## apb_top
module apb_top #(parameter DATA_WIDTH = 32 , parameter ADDR_WIDTH = 32) (
		output [DATA_WIDTH-1:0]	PRDATA_o,
		input 					PCLK_i,
		input 					PRESETn_i,
		input [DATA_WIDTH-1:0]	PWRDATA_i,
		input [ADDR_WIDTH-1:0]	PADDR_i,
		input 					PWRITE_i,
		input 					PREADY_i,
		input 					EVENT_i
);
Size in the first run: roughly 1000 flip-flops, ~100 I/O pins.
==> flow/config.mk <==
export PLATFORM = sky130hd
export DESIGN_NAME = apb_top
export DESIGN_NICKNAME = apb_top
export VERILOG_FILES = /design/flow/design.v
export SDC_FILE = /design/flow/constraint.sdc
export NUM_CORES = 4
export LEC_CHECK = 0
export CAP_MARGIN = 20
export CORE_MARGIN = 2
export CORE_UTILIZATION = 72
export PLACE_DENSITY_LB_ADDON = 0.13
export SLEW_MARGIN = 20
==> flow/constraint.sdc <==
create_clock -name core_clock -period 1.6 [get_ports {PCLK_i}]
set_input_delay 0.3200 -clock core_clock [delete_from_list [all_inputs] [get_ports {PCLK_i}]]
set_output_delay 0.3200 -clock core_clock [all_outputs]
set_load 0.01 [all_outputs]
run.sh (not shown) runs the stock make flow with config.mk's settings and CLKGATE_MAP_FILE=.
The baseline stopped in 5_1_grt, error ODB-0269.
Rerun with:
--- a/flow/config.mk
+++ b/flow/config.mk
@@ -6,7 +6,10 @@
 export NUM_CORES = 4
 export LEC_CHECK = 0
-export CAP_MARGIN = 20
+export ABC_AREA = 0
+export CAP_MARGIN = 5
 export CORE_MARGIN = 2
 export CORE_UTILIZATION = 72
-export PLACE_DENSITY_LB_ADDON = 0.13
+export CTS_CLUSTER_DIAMETER = 284
+export PLACE_DENSITY = 0.38
+export SETUP_SLACK_MARGIN = 0.93
 export SLEW_MARGIN = 20
==> flow/constraint.sdc (replaced) <==
create_clock -name core_clock -period 3.12 [get_ports {PCLK_i}]
set_input_delay 0.6240 -clock core_clock [delete_from_list [all_inputs] [get_ports {PCLK_i}]]
set_output_delay 0.6240 -clock core_clock [all_outputs]
set_load 0.01 [all_outputs]
The new run completed and failed the layout checks on negative setup slack.
Die area stays the same.
Synthesized area is unchanged.
Synthesized cell count stays the same.
Rerun with:
==> flow/config.mk (replaced) <==
export PLATFORM = sky130hd
export DESIGN_NAME = apb_top
export DESIGN_NICKNAME = apb_top
export VERILOG_FILES = /design/flow/design.v
export SDC_FILE = /design/flow/constraint.sdc
export NUM_CORES = 4
export LEC_CHECK = 0
export ABC_AREA = 1
export CAP_MARGIN = 20
export CORE_MARGIN = 2
export CORE_UTILIZATION = 72
export CTS_CLUSTER_DIAMETER = 351
export CTS_CLUSTER_SIZE = 10
export SETUP_SLACK_MARGIN = 0.94
export SLEW_MARGIN = 20
==> flow/constraint.sdc (replaced) <==
create_clock -name core_clock -period 3.17 [get_ports {PCLK_i}]
set_input_delay 0.6340 -clock core_clock [delete_from_list [all_inputs] [get_ports {PCLK_i}]]
set_output_delay 0.6340 -clock core_clock [all_outputs]
set_load 0.01 [all_outputs]
Effect:
- The changed run produced a layout that fails on negative setup slack
- worst hold slack improved by 0.14 ns
- count of clock-buffer cells in the layout fell by 5
- register-to-register slack improved by 0.61 ns
- global-route usage fell by 0.15 points
- total power rose slightly
- setup slack improved by 0.58 ns
- combinational power rose by well over a third
- utilization fell by 0.17 points
- routed wire length rose by about a fifth

---

apb_top again, from the RTL that the note above started with.
make LEC_CHECK=0 ABC_AREA=1 CAP_MARGIN=20 CELL_PAD_IN_SITES_DETAIL_PLACEMENT=2 CORE_MARGIN=2 CORE_UTILIZATION=29 CTS_CLUSTER_SIZE=42 MAX_ROUTING_LAYER=met4 MIN_ROUTING_LAYER=met2 PLACE_DENSITY_LB_ADDON=0.22 SETUP_SLACK_MARGIN=0.38 SLEW_MARGIN=40 finish   # period 5.12 ns
Then changed:
- CAP_MARGIN: 20 -> 5
- CELL_PAD_IN_SITES_DETAIL_PLACEMENT: 2 -> default
- CORE_UTILIZATION: 29 -> 72
- CTS_CLUSTER_DIAMETER: default -> 95
- CTS_CLUSTER_SIZE: 42 -> default
- MAX_ROUTING_LAYER: met4 -> default
- MIN_ROUTING_LAYER: met2 -> default
- PLACE_DENSITY: default -> 0.65
- PLACE_DENSITY_LB_ADDON: 0.22 -> default
- SETUP_SLACK_MARGIN: 0.38 -> -0.28
- SLEW_MARGIN: 40 -> 20
- clock period: 5.12 -> 3.12 ns (I/O delays scaled with it)
The changed run finished but failed the layout checks on negative setup slack.
Routed wire length decreases by 28%.
Final area hardly moves.
Global-route usage increases by 5.7 points.
Setup slack gets worse by 0.51 ns.
Utilization increases by 51 points.
Synthesized cell count stays the same.
Die size decreases by 59%.
Non-clock buffer count increases by 131.
Combinational power increases by 58%.
Via count decreases by 25%.
Then changed:
- ABC_AREA: 1 -> default
- CAP_MARGIN: 5 -> 20
- CORE_UTILIZATION: 72 -> 40
- CTS_CLUSTER_DIAMETER: 95 -> default
- PLACE_DENSITY: 0.65 -> default
- SETUP_SLACK_MARGIN: -0.28 -> default
- clock period: 3.12 -> 5.6 ns (I/O delays scaled with it)
=> With this change the flow completed without violations. Setup slack gets better by 0.42 ns. Design area fell by 11%. Routed wire length drops by 14%.
Then changed:
- ABC_AREA: default -> 0
- CAP_MARGIN: 20 -> 5
- CORE_UTILIZATION: 40 -> 72
- CTS_CLUSTER_DIAMETER: default -> 388
- PLACE_DENSITY: default -> 0.65
- SETUP_SLACK_MARGIN: default -> -0.07
- clock period: 5.6 -> 3.12 ns (I/O delays scaled with it)
The changed run finished but fails on negative setup slack.
Synthesized area is unchanged.
Final cell count falls by roughly a tenth.
Power grows by well over a third.
Worst setup slack gets worse by 0.82 ns.
Utilization is higher by 42 points.
Wire length rose by roughly a tenth.
Via count climbs by about a fifth.
Worst hold slack degrades by 0.26 ns.
Combinational power goes up by well over a third.
Count of clock-buffer cells in the layout falls by 22.

---

Starting RTL as in the previous note.
clock: 8.88 ns
lec_check: 0
cap_margin: 0
cell_pad_in_sites_global_placement: 2
core_margin: 2
core_utilization: 59
gpl_timing_driven: 1
place_density_lb_addon: 0.23
slew_margin: 20
Then changed:
ABC_AREA = 1   (was default)
CAP_MARGIN = 20   (was 0)
CELL_PAD_IN_SITES_DETAIL_PLACEMENT = 0   (was default)
CELL_PAD_IN_SITES_GLOBAL_PLACEMENT = default   (was 2)
CORE_UTILIZATION = 40   (was 59)
GPL_TIMING_DRIVEN = 0   (was 1)
PLACE_DENSITY_LB_ADDON = default   (was 0.23)
SETUP_SLACK_MARGIN = 0.63   (was default)
clock period = 6.0 ns   (was 8.88 ns; I/O delays follow)
Outcome: Global-route usage went down by 3.7 points; power went up by 58%; clock-buffer cell count rose by 14; cell area rose by 15%; die area went up by 64%; register-to-register slack is worse by 2900 ps; worst hold slack is worse by 93 ps.
Then changed:
ABC_AREA = default   (was 1)
CELL_PAD_IN_SITES_DETAIL_PLACEMENT = default   (was 0)
CORE_UTILIZATION = 28   (was 40)
GPL_TIMING_DRIVEN = default   (was 0)
SETUP_SLACK_MARGIN = default   (was 0.63)
clock period = 8.26 ns   (was 6.0 ns; I/O delays follow)
Clock skew shrinks by 11 ps.
Clock-buffer cell count came out lower by 12.
Sequential power decreases by 27%.
Routed wire length fell by 24%.
Then changed:
CORE_ASPECT_RATIO = 1.43   (was default)
CORE_UTILIZATION = 52   (was 28)
MIN_ROUTING_LAYER = met1   (was default)
SETUP_SLACK_MARGIN = 1.03   (was default)
SLEW_MARGIN = 30   (was 20)
clock period = 4.83 ns   (was 8.26 ns; I/O delays follow)
Design area goes up by a few percent.
Sequential cell count does not change.
Via count increases by a few percent.
Core utilization climbs by 30 points.

---

apb_top again, from the RTL that the note above started with.
Settings: LEC_CHECK=0, ABC_AREA=1, CAP_MARGIN=5, CELL_PAD_IN_SITES_DETAIL_PLACEMENT=2, CELL_PAD_IN_SITES_GLOBAL_PLACEMENT=2, CORE_ASPECT_RATIO=1.15, CORE_MARGIN=8, CORE_UTILIZATION=44, CTS_CLUSTER_DIAMETER=57, SLEW_MARGIN=10; clock period 6.0 ns.
Next try:
- CELL_PAD_IN_SITES_DETAIL_PLACEMENT: 2 -> not set
- CORE_ASPECT_RATIO: 1.15 -> 0.55
- CORE_MARGIN: 8 -> 2
- CTS_CLUSTER_DIAMETER: 57 -> not set
The changed run passed the timing, design-rule and antenna checks.
Clock power fell by roughly a tenth.
Cell count rose slightly.
Via count fell by roughly a tenth.

---

wip/pepper:
Starting RTL as in the previous note.
Settings: LEC_CHECK=0, CAP_MARGIN=5, CORE_ASPECT_RATIO=0.6, CORE_MARGIN=2, CORE_UTILIZATION=34, CTS_CLUSTER_DIAMETER=70, GPL_TIMING_DRIVEN=0, MIN_ROUTING_LAYER=met1, PLACE_DENSITY=0.77, SLEW_MARGIN=10; clock period 7.46 ns.
[inputs] wip/yarrow vs wip/pepper
- CORE_ASPECT_RATIO: 0.6 -> 0.72
- GPL_TIMING_DRIVEN: 0 -> unset
- PLACE_DENSITY_LB_ADDON: unset -> 0.08
- PLACE_DENSITY: 0.77 -> unset
- SLEW_MARGIN: 10 -> 30
- CORE_UTILIZATION: 34 -> 72
- CTS_CLUSTER_DIAMETER: 70 -> 377
- CAP_MARGIN: 5 -> 20
- the clock period (ns, I/O delays scaled along): 7.46 -> 3.13
## What came out
Of wip/pepper and wip/yarrow, just one finished clean: wip/pepper.
Complete run, failing final checks: wip/yarrow, reason negative setup slack.
The more densely filled core belongs to wip/yarrow, not wip/pepper.
Power drawn by the clock network: wip/yarrow vs wip/pepper up about 130%
The higher final critical-path setup slack of wip/yarrow and wip/pepper is in wip/pepper.
When the final numbers for wip/yarrow and wip/pepper were put side by side, the static leakage turned out to be smaller in wip/pepper.
wip/yarrow reports its cell type of the slowest stage on the worst timing path as sky130_fd_sc_hd__or4_4 while wip/pepper reports sky130_fd_sc_hd__nor4b_2.
[compare] base=wip/pepper new=wip/yarrow: inserted tap cell count fell by about 50%; vias after detailed routing now sits higher; post-cts hold-fix buffer tally ~0 delta; count of plain and timing-repair buffers in the layout up 0.46%.
Looking only at portion of total power attributed to the clock network, and setting everything else aside, the higher value of wip/yarrow and wip/pepper goes to wip/pepper.
Input changes introduced in wip/lagoon (baseline for comparison: wip/yarrow):
- changing CORE_ASPECT_RATIO from 0.72 to 0.95
- changing CTS_CLUSTER_DIAMETER from 377 to 237
- setting ABC_AREA to 1 for the first time
## What came out
wip/lagoon completed end to end; final checks failed (negative setup slack).
Final worst slack (wip/lagoon over wip/yarrow): increase, 670 ps
Relative to wip/yarrow, the critical path depth of wip/lagoon is higher by 4.
On top fanout value on the critical path: between wip/lagoon and wip/yarrow, it ends up lower for wip/yarrow.
Number of setup violations in the final report is higher on wip/yarrow
What wip/cedar does differently from wip/lagoon at the input level:
- changing SLEW_MARGIN from 30 to 20
- removing CORE_ASPECT_RATIO (formerly 0.95)
- removing MIN_ROUTING_LAYER (formerly met1)
- removing PLACE_DENSITY_LB_ADDON (formerly 0.08)
- changing CORE_UTILIZATION from 72 to 40
- removing ABC_AREA (formerly 1)
- removing CTS_CLUSTER_DIAMETER (formerly 237)
- changing the clock period (ns, I/O delays scaled along) from 3.13 to 6.0
## What came out
- Comparing share of total power in combinational logic for wip/lagoon and wip/cedar, the bigger number came from wip/lagoon.
- wip/cedar: PASS, flow complete, no timing, DRC or antenna violations
- Compared with wip/lagoon, in wip/cedar wire length went down; clock share of power saw an increase; count of final setup violators decreased 1; met1 track demand over resource in global routing now sits lower; number of antenna cells inserted moved up.
- wip/cedar vs wip/lagoon on relative slew slack: wip/cedar is the lower one.
- Changes observed in wip/cedar relative to wip/lagoon: overall power went down by about 50%, area of the mapped netlist fell by about 10%, worst setup slack went up 440 ps.
Relative to wip/cedar, the following input files were edited for wip/sierra:
- PLACE_DENSITY: unset -> 0.65
- SETUP_SLACK_MARGIN: unset -> 0.76
- CTS_CLUSTER_DIAMETER: unset -> 90
- CORE_UTILIZATION: 40 -> 72
- CAP_MARGIN: 20 -> 5
- the clock period (ns, I/O delays scaled along): 6.0 -> 3.12
Notes after the runs:
wip/sierra: flow complete, layout not clean; failing: negative setup slack. Non-clock buffer count delta for wip/sierra relative to wip/cedar: 130% higher. Relative to wip/cedar, wip/sierra degrades least setup slack across all paths after layout. The cell area reported for wip/sierra is greater than that of wip/cedar by 8.6%.
Input changes introduced in wip/amber (baseline for comparison: wip/sierra):
- CAP_MARGIN changed from 5 to 20
- CTS_CLUSTER_DIAMETER removed (was 90)
- SETUP_SLACK_MARGIN changed from 0.76 to 0.73
- the clock period (ns, I/O delays scaled along) changed from 3.12 to 3.11
==> results <==
Layout checks on wip/amber: not met. Flow itself completed; violations: negative setup slack. Summary — half-perimeter wire length of the detailed placement result, wip/amber relative to wip/sierra: higher, by about 1.8%. wip/amber against wip/sierra: maximum vdd drop up 0.00017 V, number of global-route vias before repair down 1.5%, power after layout flat, total via count after detailed routing down 628, share of async-settable or async-resettable flops after synthesis flat. Multi-input gate count: wip/amber vs wip/sierra, no meaningful difference. Compared to wip/sierra, wip/amber leaves more free space in the core.
No activity file was given, so power comes from the tool's default toggle rates.
